Design system_top, start of the top module:
module system_top (
    input  wire         clk, 
    input  wire         rst,
    input  wire         rx,
    output wire         tx,
    input  wire         miso,
    output wire         sclk,
    output wire         mosi,
    output wire         cs_n,
    output wire         nrst_pd,
    output wire [4:0]   pwm_servos,  
    input  wire [4:0]   input_ir,
	output wire [4:0] led_busy,
	output wire         led1, led2
);
clock: 2.68 ns
lec_check: 0
abc_area: 1
cap_margin: 20
core_margin: 2
core_utilization: 72
cts_cluster_diameter: 295
cts_cluster_size: 10
hold_slack_margin: 0.29
place_density_lb_addon: 0.01
setup_slack_margin: 0.49
slew_margin: 20
tns_end_percent: 10
run.sh (not shown) runs the stock make flow with config.mk's settings and CLKGATE_MAP_FILE=.
The first run produced a layout that fails on setup timing.
Then changed:
Settings changed: ABC_AREA 1 to unset, CORE_UTILIZATION 72 to 40, CTS_CLUSTER_DIAMETER 295 to unset, CTS_CLUSTER_SIZE 10 to unset, HOLD_SLACK_MARGIN 0.29 to unset, PLACE_DENSITY_LB_ADDON 0.01 to unset, SETUP_SLACK_MARGIN 0.49 to unset, TNS_END_PERCENT 10 to unset.
Clock period 2.68 ns to 8.0 ns, I/O delays scaled along.
After rerunning:
- The new run completed without violations
- routed wire length falls by about a fifth
- power went down by well over a third
- sequential share of layout area grows by 3.9 points
- final area shrinks by a little under a tenth
- via count is lower by about a fifth
- count of clock-buffer cells in the layout falls by 35
- core utilization shrinks by 42 points

* * *

## the reference run
system_top again, from the RTL that the note above started with.
export LEC_CHECK = 0
export CAP_MARGIN = 20
export CORE_MARGIN = 2
export CORE_UTILIZATION = 72
export CTS_CLUSTER_DIAMETER = 363
export CTS_CLUSTER_SIZE = 21
export HOLD_SLACK_MARGIN = -0.06
export PLACE_DENSITY = 0.66
export SETUP_SLACK_MARGIN = -0.68
export SLEW_MARGIN = 20
create_clock -name core_clock -period 6.87 [get_ports {clk}]
diff inputs: the reference run => the trial run
- CTS_CLUSTER_DIAMETER: 363 -> unset
- PLACE_DENSITY: 0.66 -> unset
- SETUP_SLACK_MARGIN: -0.68 -> unset
- CORE_UTILIZATION: 72 -> 40
- CTS_CLUSTER_SIZE: 21 -> unset
- HOLD_SLACK_MARGIN: -0.06 -> unset
- the clock period (ns, I/O delays scaled along): 6.87 -> 4.8
==> comparison <==
The reference run and the trial run all finish clean. Number of vias after detailed routing of the trial run falls short of that of the reference run by a few percent. Taking the reference run as the reference, in the trial run fraction of the cycle the final worst path needs up 15 points, combinational power higher, aggregate routed wire length decreased about 1.5%. Summary of the comparison: power is higher in the trial run, relative to the reference run. From the reference run to the trial run the numbers moved as follows: worst endpoint data arrival time lost 0.56 ns, largest net degree at the start of global routing picked up an extra 69, detailed-route vias per instance lost 17%, routed length per instance lost 15%. In the trial run, register-to-register setup slack is lower than in the reference run.

* * *

Starting RTL as in the previous note.
make LEC_CHECK=0 CAP_MARGIN=25 CELL_PAD_IN_SITES_GLOBAL_PLACEMENT=0 CORE_ASPECT_RATIO=1.57 CORE_MARGIN=2 CORE_UTILIZATION=51 MIN_ROUTING_LAYER=met2 PLACE_DENSITY_LB_ADDON=0.0 SLEW_MARGIN=20 TNS_END_PERCENT=50 finish   # period 5.96 ns
The first run completed, yet does not pass: design-rule violations.
==> next run, changes <==
- CAP_MARGIN: 25 -> 20
- CELL_PAD_IN_SITES_GLOBAL_PLACEMENT: 0 -> not set
- CORE_ASPECT_RATIO: 1.57 -> not set
- CORE_UTILIZATION: 51 -> 60
- MIN_ROUTING_LAYER: met2 -> not set
- PLACE_DENSITY_LB_ADDON: 0.0 -> not set
- TNS_END_PERCENT: 50 -> not set
- clock period: 5.96 -> 3.33 ns (I/O delays scaled with it)
Result:
- Now the flow produced a clean layout
- hold slack loses 16 ps
- power rose by 79%
- clock-buffer cell count rose by 6
- maximum frequency rose by 40%
==> next run, changes <==
- CELL_PAD_IN_SITES_GLOBAL_PLACEMENT: not set -> 1
- CORE_UTILIZATION: 60 -> 40
- CTS_CLUSTER_SIZE: not set -> 25
- clock period: 3.33 -> 8.0 ns (I/O delays scaled with it)
What happened:
- The changed run ran to the end with no violations
- area after synthesis is unchanged
- via count goes down by 4.3%
- final area grows by 0.82%
- global-route usage went down by 7.8 points
- die size grows by 49%
- routed wire length goes up by 2.8%
- non-clock buffer count went down by 85
- power shrinks by 56%

* * *

Starting RTL as in the previous note.
Settings: LEC_CHECK=0, ABC_AREA=1, CAP_MARGIN=20, CORE_MARGIN=2, CORE_UTILIZATION=72, CTS_CLUSTER_DIAMETER=295, CTS_CLUSTER_SIZE=16, HOLD_SLACK_MARGIN=0.29, PLACE_DENSITY=0.37, SETUP_SLACK_MARGIN=0.49, SLEW_MARGIN=20, TNS_END_PERCENT=10; clock period 2.68 ns.
The baseline finished but fails on setup timing.
Rerun with:
Settings changed: ABC_AREA 1 to default, CORE_UTILIZATION 72 to 17, CTS_CLUSTER_DIAMETER 295 to default, CTS_CLUSTER_SIZE 16 to default, HOLD_SLACK_MARGIN 0.29 to default, PLACE_DENSITY 0.37 to default, SETUP_SLACK_MARGIN 0.49 to default, TNS_END_PERCENT 10 to default.
Clock period 2.68 ns to 4.8 ns, I/O delays scaled along.
With this change the flow finished with timing, DRC and antenna clean.
Power fell by well over a third.
Synthesized area falls slightly.
Utilization shrinks by 63 points.
Die size is higher to 4.1 times its value.
Clock power went down by about a fifth.
Cell area grows slightly.
Final cell count goes up by a quarter to a third.
Rerun with:
Settings changed: CORE_UTILIZATION 17 to 63, CTS_CLUSTER_SIZE from default to 42.
Clock period 4.8 ns to 2.04 ns, I/O delays scaled along.
Result: This time the run finished with setup timing left; synthesized cell count is unchanged; clock power goes up by 140%; design area increases by about 6%; critical path depth grows by 2; worst setup slack got worse by 1800 ps; wire length is higher by about 14%; power climbs by 140%.
Rerun with:
Settings changed: CORE_UTILIZATION 63 to 58, CTS_CLUSTER_SIZE 42 to 44, SETUP_SLACK_MARGIN from default to -0.68.
Clock period 2.04 ns to 6.87 ns, I/O delays scaled along.
Outcome:
- With this change the flow went through all stages and came out clean
- clock-buffer cell count goes up by 6
- sequential power goes down by well over a third
- core utilization goes down by 14 points
- global-route usage came out lower by 6.4 points
- cell area falls by roughly a tenth
- clock power shrinks by well over a third
Rerun with:
Settings changed: CORE_ASPECT_RATIO from default to 0.72, CORE_UTILIZATION 58 to 70, CTS_CLUSTER_SIZE 44 to default, SETUP_SLACK_MARGIN -0.68 to default.
Clock period 6.87 ns to 2.68 ns, I/O delays scaled along.
=>
- With this change the flow reached the layout checks and failed them: setup timing
- wire length goes up by about a fifth
- first-iteration DRC count grows by well over a third
- fmax increases by well over a third
- total power rises by well over a third
- global-route usage is higher by 9.0 points
- utilization increases by 18 points
- worst hold slack is worse by 160 ps
- worst setup slack gets worse by 2700 ps
- cell area came out higher by a few percent
- via count goes up by roughly a tenth
Rerun with:
Settings changed: ABC_AREA from default to 1, CAP_MARGIN 20 to 15, SETUP_SLACK_MARGIN from default to 0.19.
The new run ran to the end with violations: setup timing.
Via count came out higher by roughly a tenth.
Global-route usage is lower by 0.44 points.
Clock power is about the same.
Sequential power barely changes.
Die area came out higher slightly.
Sequential share of layout area falls by 1.9 points.
Setup slack gets better by 280 ps.
Count of clock-buffer cells in the layout came out higher by 17.

* * *

== JK ==
Starting RTL as in the previous note.
clock: 2.67 ns
lec_check: 0
abc_area: 1
cap_margin: 20
cell_pad_in_sites_detail_placement: 0
core_margin: 2
core_utilization: 72
cts_cluster_diameter: 45
cts_cluster_size: 71
hold_slack_margin: 0.25
max_routing_layer: met4
place_density_lb_addon: 0.01
setup_slack_margin: 0.76
slew_margin: 20
JK -> stages 100% | layout checks FAIL | negative setup slack
Relative to JK, the following input files were edited for MS:
Settings: removing CTS_CLUSTER_DIAMETER (formerly 45); removing CELL_PAD_IN_SITES_DETAIL_PLACEMENT (formerly 0); changing HOLD_SLACK_MARGIN from 0.25 to 0.29; setting PLACE_DENSITY to 0.63 for the first time; changing CTS_CLUSTER_SIZE from 71 to 72; removing SETUP_SLACK_MARGIN (formerly 0.76); removing PLACE_DENSITY_LB_ADDON (formerly 0.01); removing MAX_ROUTING_LAYER (formerly met4); changing CAP_MARGIN from 20 to 5.
- In MS the implementation completed, yet the final layout does not meet the checks, the culprit being negative setup slack.
- On initial antenna violation count: between MS and JK, it ends up lower for MS.
- Relative to JK, the design area measured on MS has decreased by a little under 10%.
- As of MS, fmax had risen by more than a quarter compared to JK.
- JK -> MS: total chip power decreased by a little under 10%
- MS does better than JK on worst setup slack.
What AL does differently from MS at the input level:
Settings: HOLD_SLACK_MARGIN: 0.29 -> 0.28; SETUP_SLACK_MARGIN: unset -> 0.77; PLACE_DENSITY: 0.63 -> unset; PLACE_DENSITY_LB_ADDON: unset -> 0.01; the clock period (ns, I/O delays scaled along): 2.67 -> 2.71.
Results
MS completed end to end; final checks failed (negative setup slack).
AL ran in full, but the layout does not pass; the checks complain about negative setup slack.
Across both runs, number of inserted filler cells in the final layout was lower for AL than for MS.
Diff MS -> AL: number of standard cells in the layout, taps in and fillers out now sits higher; length of routed wiring on met1 has increased.
The run showing the smaller wire length of the first global-routing pass is MS.
The run with more setup slack is MS; AL has less.
Sort MS and AL by fmax, ascending, and AL comes first.
Clock period minus worst slack (AL over MS): increase, 460 ps
Number of hold-repair buffers added at the cts stage: AL lower than MS
Critical path arrival: MS and AL compared, lower one is MS
Higher global-route track usage on met1 goes to AL over MS.
Changes in TR relative to AL:
Settings: a deleted PLACE_DENSITY_LB_ADDON that had been 0.01; an added CTS_CLUSTER_DIAMETER of 361; a change of SETUP_SLACK_MARGIN from 0.77 to 0.21; a deleted CTS_CLUSTER_SIZE that had been 72.
--- outcome ---
None of the runs AL and TR ends with a clean layout.
The flow for TR finished, though final verification flagged negative setup slack.
AL completed end to end; final checks failed (negative setup slack).
Relative to AL, the final area measured on TR has decreased by a few percent.
Diff TR..AL | fraction of the yosys area taken by sequential cells | unchanged
Comparing AL and TR, number of buffers added by the clock tree synthesis step is higher on AL.
Power is estimated from default activity; no workload was simulated.
